==> flow/design.v (excerpt) <==
module DT(
        input                   clk,
        input                   reset,
        output                  done,
        output                  sti_rd,
        output  [9:0]           sti_addr,
        input   [15:0]          sti_di,
        output                  res_wr,
        output                  res_rd,
        output  reg [13:0]      res_addr,
        output  reg [7:0]       res_do,
        input   [7:0]           res_di
        );
        wire [7:0] res_do_init, res_do_for, res_do_back;
        wire [13:0] res_addr_init, res_addr_for, res_addr_back;
        wire init_en, init_en_2, load_en, for_load_en, for_en, back_load_en, back_en;
        wire init_done, for_load_done, back_load_done, for_done, for_op_done, back_done;
        always@*begin
                case({init_en_2, for_en, back_en})
                        3'b100: res_do = res_do_init;
                        3'b010: res_do = res_do_for;
                        3'b001: res_do = res_do_back;
                        default:res_do = 8'd0;
                endcase
        end
        always@*begin
                case({init_en_2, for_load_en, back_load_en})
                        3'b100: res_addr = res_addr_init;
                        3'b010: res_addr = res_addr_for;
                        3'b001: res_addr = res_addr_back;
                        default:res_addr = 14'b0;
                endcase
        end
        init u_init(.clk(clk),
                    .reset(reset),
                    .init_en(init_en),
                    .for_en(for_en),
                    .init_done(init_done),
                    .init_en_2(init_en_2),
                    .sti_addr(sti_addr),
                    .sti_di(sti_di),
                    .res_addr_init(res_addr_init),
                    .res_do_init(res_do_init)
                    );
        forward u_for(.clk(clk),
                      .reset(reset),
                      .for_load_en(for_load_en),
                      .for_en(for_en),
                      .for_load_done(for_load_done),
                      .for_done(for_done),
                      .for_op_done(for_op_done),
                      .res_addr_for(res_addr_for),
  ...
Size: about 1200 cells after synthesis, roughly 140 flip-flops, about 62 I/O pins.
clock: 3.85 ns
lec_check: 0
cap_margin: 20
core_aspect_ratio: 0.5
core_margin: 2
core_utilization: 72
cts_cluster_diameter: 396
cts_cluster_size: 72
place_density: 0.38
setup_slack_margin: 1.15
slew_margin: 20
run.sh (not shown) runs the stock make flow with config.mk's settings and CLKGATE_MAP_FILE=.
The starting point stopped in clock tree synthesis.
==> next run, changes <==
==> flow/config.mk (replaced) <==
export PLATFORM = sky130hd
export DESIGN_NAME = DT
export DESIGN_NICKNAME = DT
export VERILOG_FILES = /design/flow/design.v
export SDC_FILE = /design/flow/constraint.sdc
export NUM_CORES = 4
export LEC_CHECK = 0
export ABC_AREA = 1
export CAP_MARGIN = 20
export CORE_MARGIN = 2
export CORE_UTILIZATION = 72
export CTS_CLUSTER_DIAMETER = 232
export PLACE_DENSITY_LB_ADDON = 0.19
export SLEW_MARGIN = 20
==> flow/constraint.sdc (replaced) <==
create_clock -name core_clock -period 6.92 [get_ports {clk}]
set_input_delay 1.3840 -clock core_clock [delete_from_list [all_inputs] [get_ports {clk}]]
set_output_delay 1.3840 -clock core_clock [all_outputs]
set_load 0.01 [all_outputs]
Effect:
- This time the run finished but failed the layout checks on negative setup slack
- synthesized cell count climbs by 31%
- die size climbs by 5.5%
- area after synthesis climbs by 6.1%
==> next run, changes <==
--- a/flow/config.mk
+++ b/flow/config.mk
@@ -6,9 +6,8 @@
 export NUM_CORES = 4
 export LEC_CHECK = 0
-export ABC_AREA = 1
 export CAP_MARGIN = 20
 export CORE_MARGIN = 2
 export CORE_UTILIZATION = 72
-export CTS_CLUSTER_DIAMETER = 232
-export PLACE_DENSITY_LB_ADDON = 0.19
+export CTS_CLUSTER_DIAMETER = 396
+export SETUP_SLACK_MARGIN = 0.55
 export SLEW_MARGIN = 20
==> flow/constraint.sdc (replaced) <==
create_clock -name core_clock -period 4.06 [get_ports {clk}]
set_input_delay 0.8120 -clock core_clock [delete_from_list [all_inputs] [get_ports {clk}]]
set_output_delay 0.8120 -clock core_clock [all_outputs]
set_load 0.01 [all_outputs]
What happened: With this change the flow did not get past clock tree synthesis with DPL-0033. Synthesized cell count falls by 24%. Die size is lower by 5.5%. Synthesized area came out lower by 5.7%.
==> next run, changes <==
--- a/flow/config.mk
+++ b/flow/config.mk
@@ -8,6 +8,5 @@
 export CAP_MARGIN = 20
 export CORE_MARGIN = 2
-export CORE_UTILIZATION = 72
-export CTS_CLUSTER_DIAMETER = 396
-export SETUP_SLACK_MARGIN = 0.55
+export CORE_UTILIZATION = 63
 export SLEW_MARGIN = 20
+export TNS_END_PERCENT = 5
==> flow/constraint.sdc (replaced) <==
create_clock -name core_clock -period 7.26 [get_ports {clk}]
set_input_delay 1.4520 -clock core_clock [delete_from_list [all_inputs] [get_ports {clk}]]
set_output_delay 1.4520 -clock core_clock [all_outputs]
set_load 0.01 [all_outputs]
After rerunning: The changed run ran to the end with violations: negative setup slack; synthesized area does not change; die area rose by roughly a tenth; synthesized cell count stays the same.

---

DT again, from the RTL that the note above started with.
// DT
module DT(
        input                   clk,
        input                   reset,
        output                  done,
        output                  sti_rd,
        output  [9:0]           sti_addr,
        input   [15:0]          sti_di,
        output                  res_wr,
        output                  res_rd,
        output  reg [13:0]      res_addr,
        output  reg [7:0]       res_do,
        input   [7:0]           res_di
        );
        wire [7:0] res_do_init, res_do_for, res_do_back;
        wire [13:0] res_addr_init, res_addr_for, res_addr_back;
        wire init_en, init_en_2, load_en, for_load_en, for_en, back_load_en, back_en;
        wire init_done, for_load_done, back_load_done, for_done, for_op_done, back_done;
        always@*begin
                case({init_en_2, for_en, back_en})
                        3'b100: res_do = res_do_init;
                        3'b010: res_do = res_do_for;
                        3'b001: res_do = res_do_back;
                        default:res_do = 8'd0;
                endcase
        end
        always@*begin
                case({init_en_2, for_load_en, back_load_en})
                        3'b100: res_addr = res_addr_init;
                        3'b010: res_addr = res_addr_for;
                        3'b001: res_addr = res_addr_back;
                        default:res_addr = 14'b0;
                endcase
        end
        init u_init(.clk(clk),
                    .reset(reset),
                    .init_en(init_en),
                    .for_en(for_en),
                    .init_done(init_done),
                    .init_en_2(init_en_2),
                    .sti_addr(sti_addr),
                    .sti_di(sti_di),
                    .res_addr_init(res_addr_init),
                    .res_do_init(res_do_init)
                    );
        forward u_for(.clk(clk),
                      .reset(reset),
  ...
==> flow/config.mk <==
export PLATFORM = sky130hd
export DESIGN_NAME = DT
export DESIGN_NICKNAME = DT
export VERILOG_FILES = /design/flow/design.v
export SDC_FILE = /design/flow/constraint.sdc
export NUM_CORES = 4
export LEC_CHECK = 0
export ABC_AREA = 1
export CAP_MARGIN = 20
export CORE_MARGIN = 2
export CORE_UTILIZATION = 72
export CTS_CLUSTER_SIZE = 24
export PLACE_DENSITY = 0.37
export SLEW_MARGIN = 20
==> flow/constraint.sdc <==
create_clock -name core_clock -period 6.72 [get_ports {clk}]
set_input_delay 1.3440 -clock core_clock [delete_from_list [all_inputs] [get_ports {clk}]]
set_output_delay 1.3440 -clock core_clock [all_outputs]
set_load 0.01 [all_outputs]
The starting point finished but fails on setup timing.
Edit:
--- a/flow/config.mk
+++ b/flow/config.mk
@@ -12,2 +12,2 @@
-export CTS_CLUSTER_SIZE = 24
-export PLACE_DENSITY = 0.37
+export CTS_CLUSTER_SIZE = 98
+export SETUP_SLACK_MARGIN = 1.04
==> flow/constraint.sdc (replaced) <==
create_clock -name core_clock -period 8.33 [get_ports {clk}]
set_input_delay 1.6660 -clock core_clock [delete_from_list [all_inputs] [get_ports {clk}]]
set_output_delay 1.6660 -clock core_clock [all_outputs]
set_load 0.01 [all_outputs]
Now the flow died in 5_1_grt (ODB-0269).
Synthesized area is unchanged.
Die size is unchanged.
Synthesized cell count does not change.
Edit:
--- a/flow/config.mk
+++ b/flow/config.mk
@@ -11,3 +11,2 @@
-export CORE_UTILIZATION = 72
-export CTS_CLUSTER_SIZE = 98
-export SETUP_SLACK_MARGIN = 1.04
+export CORE_UTILIZATION = 67
+export CTS_CLUSTER_SIZE = 24
==> flow/constraint.sdc (replaced) <==
create_clock -name core_clock -period 7.13 [get_ports {clk}]
set_input_delay 1.4260 -clock core_clock [delete_from_list [all_inputs] [get_ports {clk}]]
set_output_delay 1.4260 -clock core_clock [all_outputs]
set_load 0.01 [all_outputs]
Outcome: The changed run finished clean. Synthesized area stays the same. Die size climbs by 7.2%. Synthesized cell count does not change.
Edit:
--- a/flow/config.mk
+++ b/flow/config.mk
@@ -11,2 +11,2 @@
-export CORE_UTILIZATION = 67
-export CTS_CLUSTER_SIZE = 24
+export CORE_UTILIZATION = 68
+export SETUP_SLACK_MARGIN = -0.22
==> flow/constraint.sdc (replaced) <==
create_clock -name core_clock -period 6.23 [get_ports {clk}]
set_input_delay 1.2460 -clock core_clock [delete_from_list [all_inputs] [get_ports {clk}]]
set_output_delay 1.2460 -clock core_clock [all_outputs]
set_load 0.01 [all_outputs]
With this change the flow reached the layout checks and failed them: setup timing. Worst setup slack gets worse by 1.2 ns. First-iteration DRC count climbs by 22%. Sequential share of layout area goes down by 1.5 points. Hold slack gets better by 0.022 ns.
Edit:
--- a/flow/config.mk
+++ b/flow/config.mk
@@ -8 +7,0 @@
-export ABC_AREA = 1
@@ -11,2 +10,2 @@
-export CORE_UTILIZATION = 68
-export SETUP_SLACK_MARGIN = -0.22
+export CORE_UTILIZATION = 58
+export SETUP_SLACK_MARGIN = 1.27
==> flow/constraint.sdc (replaced) <==
create_clock -name core_clock -period 6.21 [get_ports {clk}]
set_input_delay 1.2420 -clock core_clock [delete_from_list [all_inputs] [get_ports {clk}]]
set_output_delay 1.2420 -clock core_clock [all_outputs]
set_load 0.01 [all_outputs]
Outcome:
- The changed run completed, yet does not pass: setup timing
- total power went up by 2.6%
- flip-flop count stays the same
- synthesized area went down by 5.7%
- routed wire length went down by 24%
- critical path depth went down by 3
- non-clock buffer count went up by 18
- cell area went down by 5.4%
- setup slack improves by 0.21 ns
- core utilization went down by 12 points
- register-to-register slack degrades by 0.18 ns
- clock skew is about the same
Power is estimated from default activity; no workload was simulated.
